== run 1 ==
==> flow/design.v <==
module ALU (A, B, ALU_Sel, ALU_Out, Carryout, Overflow);
parameter ADD  = 0;
parameter SUB  = 1;
parameter MUL_HIGH = 2;
parameter MUL_LOW = 3;
input [31:0] A;
input [31:0] B;
input [3:0] ALU_Sel;
output [31:0] ALU_Out;
output Carryout;
output Overflow;
reg[31:0] ALU_32Result;
reg[63:0] ALU_64Result;
always @(*)
begin
    ALU_32Result = 32'h00000000;
    ALU_64Result = 64'h0000000000000000;
    case(ALU_Sel)
        ADD:        ALU_32Result = A + B;
        SUB:        ALU_32Result = A - B;
        MUL_HIGH:	ALU_64Result = A * B;
        MUL_LOW:	ALU_64Result = A * B;
        default:
        begin
            ALU_32Result = 32'h00000000;
            ALU_64Result = 64'h0000000000000000;
        end
    endcase
end
assign ALU_Out = (ALU_Sel == MUL_LOW)? ALU_64Result[31:0]: (ALU_Sel == MUL_HIGH)? ALU_64Result[63:32]:ALU_32Result[31:0];
assign Carryout = 1'b0;
assign Overflow = 1'b0;
endmodule
module alu_top (
    input             clk,
    input      [31:0] A,
    input      [31:0] B,
    input      [3:0]  ALU_Sel,
    output reg [31:0] ALU_Out,
    output reg        Carryout,
    output reg        Overflow
);
reg [31:0] a_q, b_q;
reg [3:0]  sel_q;
wire [31:0] out_d;
wire        carry_d, ovf_d;
ALU u_alu (
    .A(a_q), .B(b_q), .ALU_Sel(sel_q),
    .ALU_Out(out_d), .Carryout(carry_d), .Overflow(ovf_d)
);
always @(posedge clk) begin
    a_q      <= A;
    b_q      <= B;
    sel_q    <= ALU_Sel;
    ALU_Out  <= out_d;
    Carryout <= carry_d;
    Overflow <= ovf_d;
end
endmodule
clock: 6.39 ns
lec_check: 0
cap_margin: 20
core_margin: 2
core_utilization: 58
setup_slack_margin: 1.87
slew_margin: 20
run.sh (not shown) runs the stock make flow with config.mk's settings and CLKGATE_MAP_FILE=.
Although run 1 finished all stages, its layout failed final checks on setup timing.
[inputs] run 2 vs run 1
--- a/flow/config.mk
+++ b/flow/config.mk
@@ -8,5 +8,6 @@
 export CAP_MARGIN = 20
 export CORE_MARGIN = 2
-export CORE_UTILIZATION = 58
-export SETUP_SLACK_MARGIN = 1.87
+export CORE_UTILIZATION = 40
+export GPL_ROUTABILITY_DRIVEN = 0
+export MAX_ROUTING_LAYER = met4
 export SLEW_MARGIN = 20
==> flow/constraint.sdc <==
create_clock -name core_clock -period 9.0 [get_ports {clk}]
set_input_delay 1.8000 -clock core_clock [delete_from_list [all_inputs] [get_ports {clk}]]
set_output_delay 1.8000 -clock core_clock [all_outputs]
set_load 0.01 [all_outputs]
==> comparison <==
- Run 2: flow completed, timing, DRC and antenna clean
- Against run 1, wire length in run 2 fell by more than 10%.
- Source of the critical timing path = b_q[6]$_DFF_P_: run 2; source of the critical timing path = a_q[16]$_DFF_P_: run 1
- Run 1 → run 2: area occupied by registers fell 2.9%, maximum frequency fell about 14%, count of buffers not belonging to the clock network in the layout fell 484.
Changes in run 3 relative to run 2:
--- a/flow/config.mk
+++ b/flow/config.mk
@@ -6,8 +6,16 @@
 export NUM_CORES = 4
 export LEC_CHECK = 0
-export CAP_MARGIN = 20
-export CORE_MARGIN = 2
-export CORE_UTILIZATION = 40
+export ABC_AREA = 1
+export CAP_MARGIN = 25
+export CELL_PAD_IN_SITES_DETAIL_PLACEMENT = 2
+export CORE_ASPECT_RATIO = 1.6
+export CORE_MARGIN = 4
+export CORE_UTILIZATION = 57
+export CTS_CLUSTER_SIZE = 27
 export GPL_ROUTABILITY_DRIVEN = 0
-export MAX_ROUTING_LAYER = met4
+export GPL_TIMING_DRIVEN = 1
+export MAX_ROUTING_LAYER = met5
+export MIN_ROUTING_LAYER = met2
+export PLACE_DENSITY_LB_ADDON = 0.22
+export SETUP_SLACK_MARGIN = -0.13
 export SLEW_MARGIN = 20
==> results <==
- Per the final summary, run 2 finished and its layout is clean on timing, DRC and antenna.
- Run 3: aborted in 3_5_place_dp (tool error)
- Mean cell area of the mapped netlist (run 2 / run 3): 1.2
- Side by side, placeable core area turned out lower in run 3 than in run 2.
- Taking run 2 as 1.0, run 3 lands at 1.3 on instance tally after logic synthesis.
[inputs] run 4 vs run 3
==> flow/config.mk <==
export PLATFORM = sky130hd
export DESIGN_NAME = alu_top
export DESIGN_NICKNAME = alu_top
export VERILOG_FILES = /design/flow/design.v
export SDC_FILE = /design/flow/constraint.sdc
export NUM_CORES = 4
export LEC_CHECK = 0
export CAP_MARGIN = 20
export CORE_MARGIN = 2
export CORE_UTILIZATION = 68
export CTS_CLUSTER_SIZE = 100
export SLEW_MARGIN = 20
==> flow/constraint.sdc <==
create_clock -name core_clock -period 6.12 [get_ports {clk}]
set_input_delay 1.2240 -clock core_clock [delete_from_list [all_inputs] [get_ports {clk}]]
set_output_delay 1.2240 -clock core_clock [all_outputs]
set_load 0.01 [all_outputs]
--- outcome ---
Although run 4 finished all stages, its layout failed final checks on setup timing. Compared with run 3, in run 4 width of the chip went up 9.2%; post-synthesis share of cell area spent on and, or, nand and nor gates now sits lower; mapped cell area fell 7.4%.

* * *

RTL: the design.v shown in full above, as it stands there.
make LEC_CHECK=0 CAP_MARGIN=15 CORE_ASPECT_RATIO=1.03 CORE_MARGIN=2 CORE_UTILIZATION=55 GPL_ROUTABILITY_DRIVEN=0 MIN_ROUTING_LAYER=met1 PLACE_DENSITY=0.6 SLEW_MARGIN=20 TNS_END_PERCENT=15 finish   # period 10.2 ns
The baseline went through all stages and came out clean.
Next try:
==> flow/config.mk (replaced) <==
export PLATFORM = sky130hd
export DESIGN_NAME = alu_top
export DESIGN_NICKNAME = alu_top
export VERILOG_FILES = /design/flow/design.v
export SDC_FILE = /design/flow/constraint.sdc
export NUM_CORES = 4
export LEC_CHECK = 0
export CAP_MARGIN = 20
export CORE_MARGIN = 2
export CORE_UTILIZATION = 40
export SLEW_MARGIN = 20
==> flow/constraint.sdc (replaced) <==
create_clock -name core_clock -period 9.0 [get_ports {clk}]
set_input_delay 1.8000 -clock core_clock [delete_from_list [all_inputs] [get_ports {clk}]]
set_output_delay 1.8000 -clock core_clock [all_outputs]
set_load 0.01 [all_outputs]
What happened: Wire length hardly moves. Global-route usage decreases by 8.8 points. Final area is higher by 1.6%.
Next try:
--- a/flow/config.mk
+++ b/flow/config.mk
@@ -10,2 +10,7 @@
 export CORE_UTILIZATION = 40
+export CTS_CLUSTER_SIZE = 27
+export GPL_ROUTABILITY_DRIVEN = 0
+export HOLD_SLACK_MARGIN = 0.06
+export MAX_ROUTING_LAYER = met4
+export PLACE_DENSITY = 0.74
 export SLEW_MARGIN = 20
Effect:
- synthesized area does not change
- global-route usage fell by 0.53 points
- sequential cell count does not change
- maximum frequency is lower slightly
- via count rises by a few percent
- final area barely changes
- count of clock-buffer cells in the layout is unchanged
- setup slack degrades by 0.061 ns

* * *

// alu_top: RTL as listed in full above, without the edits since
clock: 8.62 ns
lec_check: 0
cap_margin: 20
core_margin: 2
core_utilization: 40
setup_slack_margin: 1.26
slew_margin: 20
The first run went through all stages and came out clean.
Next try:
--- a/flow/config.mk
+++ b/flow/config.mk
@@ -10,2 +10,4 @@
-export CORE_UTILIZATION = 40
-export SETUP_SLACK_MARGIN = 1.26
+export CORE_UTILIZATION = 72
+export CTS_CLUSTER_SIZE = 40
+export HOLD_SLACK_MARGIN = 0.3
+export PLACE_DENSITY = 0.65
==> flow/constraint.sdc (replaced) <==
create_clock -name core_clock -period 6.23 [get_ports {clk}]
set_input_delay 1.2460 -clock core_clock [delete_from_list [all_inputs] [get_ports {clk}]]
set_output_delay 1.2460 -clock core_clock [all_outputs]
set_load 0.01 [all_outputs]
Now the flow completed and failed the layout checks on setup timing.
Clock skew barely changes.
Cell count shrinks by 5.1%.
Maximum frequency falls by 1.1%.
Global-route usage goes up by 22 points.
Synthesized area does not change.
Critical path depth goes down by 2.
Die area is lower by 44%.
Next try:
--- a/flow/config.mk
+++ b/flow/config.mk
@@ -8 +8 @@
-export CAP_MARGIN = 20
+export CAP_MARGIN = 5
@@ -11,2 +11 @@
-export CTS_CLUSTER_SIZE = 40
-export HOLD_SLACK_MARGIN = 0.3
+export HOLD_SLACK_MARGIN = 0.24
@@ -13,0 +13 @@
+export SETUP_SLACK_MARGIN = -0.62
What happened:
- The new run produced a layout that fails on setup timing
- synthesized area does not change
- count of clock-buffer cells in the layout does not change
- core utilization came out higher by 0.98 points
- first-iteration DRC count rose by well over a third
- cell count is about the same
Next try:
--- a/flow/config.mk
+++ b/flow/config.mk
@@ -8 +8 @@
-export CAP_MARGIN = 5
+export CAP_MARGIN = 20
@@ -11,3 +11,3 @@
-export HOLD_SLACK_MARGIN = 0.24
-export PLACE_DENSITY = 0.65
-export SETUP_SLACK_MARGIN = -0.62
+export CTS_CLUSTER_SIZE = 50
+export HOLD_SLACK_MARGIN = -0.07
+export PLACE_DENSITY = 0.64
==> flow/constraint.sdc (replaced) <==
create_clock -name core_clock -period 6.73 [get_ports {clk}]
set_input_delay 1.3460 -clock core_clock [delete_from_list [all_inputs] [get_ports {clk}]]
set_output_delay 1.3460 -clock core_clock [all_outputs]
set_load 0.01 [all_outputs]
Result: The new run completed, yet does not pass: setup timing. Non-clock buffer count shrinks by 33. Core utilization shrinks by 1.2 points. First-iteration DRC count shrinks by a quarter to a third. Area after synthesis stays the same. Routed wire length shrinks by roughly a tenth.

* * *

## v28
// alu_top: RTL as listed in full above, without the edits since
clock: 3.36 ns
lec_check: 0
abc_area: 1
cap_margin: 40
core_aspect_ratio: 1.03
core_margin: 2
core_utilization: 72
cts_cluster_diameter: 357
cts_cluster_size: 50
gpl_routability_driven: 1
hold_slack_margin: 0.29
min_routing_layer: met1
place_density: 0.37
setup_slack_margin: 0.96
slew_margin: 20
tns_end_percent: 15
v28 did not make it past 5_1_grt, where a tool error ended it.
Setup changes, v28 to v9
==> flow/config.mk <==
export PLATFORM = sky130hd
export DESIGN_NAME = alu_top
export DESIGN_NICKNAME = alu_top
export VERILOG_FILES = /design/flow/design.v
export SDC_FILE = /design/flow/constraint.sdc
export NUM_CORES = 4
export LEC_CHECK = 0
export CAP_MARGIN = 20
export CORE_MARGIN = 2
export CORE_UTILIZATION = 72
export CTS_CLUSTER_SIZE = 50
export PLACE_DENSITY = 0.64
export SETUP_SLACK_MARGIN = 1.99
export SLEW_MARGIN = 20
==> flow/constraint.sdc <==
create_clock -name core_clock -period 6.73 [get_ports {clk}]
set_input_delay 1.3460 -clock core_clock [delete_from_list [all_inputs] [get_ports {clk}]]
set_output_delay 1.3460 -clock core_clock [all_outputs]
set_load 0.01 [all_outputs]
Number of enable-type register cells in the synthesized netlist: v9 vs v28 identical
Fraction of synthesized area in multiplexers was lower in the run labelled v28.
Looking at cell count listed in synth_stat.txt across v9 and v28, the one that comes out lower is v9.
v9: final weighted congestion in routability-driven placement 2.2% below v28
In the tables for v9 and v28, initial core utilization reads higher with v9.
Per the comparison of v9 with v28, number of instances in the placed design lost about 24%, die size lost about 7%.
v9 ran in full, but the layout does not pass; the checks complain about negative setup slack.
Looking only at proportion of synthesized chip area in sequential cells, and setting everything else aside, the higher value of v9 and v28 goes to v9.
Setup changes, v9 to v6
-- flow/config.mk --
<<< v9, line 9
export CORE_MARGIN = 2
export CORE_UTILIZATION = 72
export CTS_CLUSTER_SIZE = 50
export PLACE_DENSITY = 0.64
export SETUP_SLACK_MARGIN = 1.99
export SLEW_MARGIN = 20
>>> v6, line 9
export CORE_MARGIN = 2
export CORE_UTILIZATION = 40
export SLEW_MARGIN = 20
==> flow/constraint.sdc <==
create_clock -name core_clock -period 8.62 [get_ports {clk}]
set_input_delay 1.7240 -clock core_clock [delete_from_list [all_inputs] [get_ports {clk}]]
set_output_delay 1.7240 -clock core_clock [all_outputs]
set_load 0.01 [all_outputs]
### Flow results
- v9: flow complete, layout not clean; failing: negative setup slack
- v6 completed every stage of the flow, and the final layout passed the timing, DRC and antenna checks.
- Horizontal extent of the die, v6 vs v9: up by more than a quarter
- Of the two values seen for top routing layer in use, met5 was produced by v9 and met4 by v6.
- Cmp v9 and v6 / period utilization / lower: v6
- v9 → v6: cell area moved down; actual transition at the worst max-transition pin saw an increase.
Setup changes, v6 to v15
-- flow/config.mk --
<<< v6, line 9
export CORE_MARGIN = 2
export CORE_UTILIZATION = 40
export SLEW_MARGIN = 20
>>> v15, line 9
export CORE_MARGIN = 2
export CORE_UTILIZATION = 33
export SLEW_MARGIN = 20
[summary]
- In the metrics for v15 and v6, the one carrying the higher final critical path time including I/O delays and setup is v15.
- The endpoint of the worst setup timing path comes out ALU_Out[21] in one run and ALU_Out[13] in the other, namely in v15 and v6 respectively.
- v15 reached the final stage; the timing, DRC and antenna checks on its layout passed.
- When v15 is measured against v6, its number of signal-net buffers in the layout turns out 3 lower.
- Summary of the comparison: number of vias per cell after detailed routing is lower in v15, relative to v6.

* * *

## pepper
Starts from the design.v that is shown in full above.
Settings: LEC_CHECK=0, CAP_MARGIN=15, CORE_ASPECT_RATIO=1.03, CORE_MARGIN=10, CORE_UTILIZATION=55, CTS_CLUSTER_DIAMETER=330, CTS_CLUSTER_SIZE=100, GPL_ROUTABILITY_DRIVEN=0, MIN_ROUTING_LAYER=met1, PLACE_DENSITY=0.6, SLEW_MARGIN=20, TNS_END_PERCENT=15; clock period 10.2 ns.
> inputs changed (pepper -> cedar)
- swapping 55 for 72 in CORE_UTILIZATION
- swapping 0 for 1 in GPL_ROUTABILITY_DRIVEN
- swapping 10 for 2 in CORE_MARGIN
- putting HOLD_SLACK_MARGIN at -0.09 where nothing was set
- clearing CTS_CLUSTER_DIAMETER, which used to be 330
- clearing CTS_CLUSTER_SIZE, which used to be 100
- swapping 0.6 for 0.64 in PLACE_DENSITY
- swapping 10.2 for 6.72 in the clock period (ns, I/O delays scaled along)
==> results <==
- The flow completed for cedar, but it is not clean: the layout still shows negative setup slack.
- Run comparison: pepper termination of the worst setup path ALU_Out[26]; cedar termination of the worst setup path ALU_Out[31]
- pepper tops out at a lower clock frequency than cedar.
- Measured against each other, cedar and pepper differ in storage element area, the lower figure coming from pepper.
- Cell total after placement ends up higher on cedar.
- In the route summary, cedar ends up with a via count exceeding that of pepper.
#### Input delta (violet over cedar)
- a deleted CORE_ASPECT_RATIO that had been 1.03
- a change of CAP_MARGIN from 15 to 20
- a deleted HOLD_SLACK_MARGIN that had been -0.09
- a deleted MIN_ROUTING_LAYER that had been met1
- a deleted TNS_END_PERCENT that had been 15
- a deleted GPL_ROUTABILITY_DRIVEN that had been 1
- a change of the clock period (ns, I/O delays scaled along) from 6.72 to 6.73
### Flow results
violet ran in full, but the layout does not pass; the checks complain about negative setup slack. Of the two values seen for critical path launch point, a_q[8] was produced by violet and b_q[2] by cedar. cedar -> violet: fraction of area in registers flat. Diff cedar -> violet | wire length | up by a few percent.
#### Input delta (garnet over violet)
- CTS_CLUSTER_SIZE: unset -> 53
- HOLD_SLACK_MARGIN: unset -> -0.1
- the clock period (ns, I/O delays scaled along): 6.73 -> 6.23
Notes after the runs:
The flow for garnet finished, though final verification flagged negative setup slack.
No crash in violet: every stage finished, but the layout fails its final checks due to negative setup slack.
Number of vias in the routed layout on garnet is up relative to violet.
violet and garnet ended up with nearly the same number of instances in the placed design.
Delta (garnet minus violet): worst setup slack saw a decrease; sum of negative setup slack went down; routed wire length increased 3200 um; worst hold slack increased 0.0058 ns.
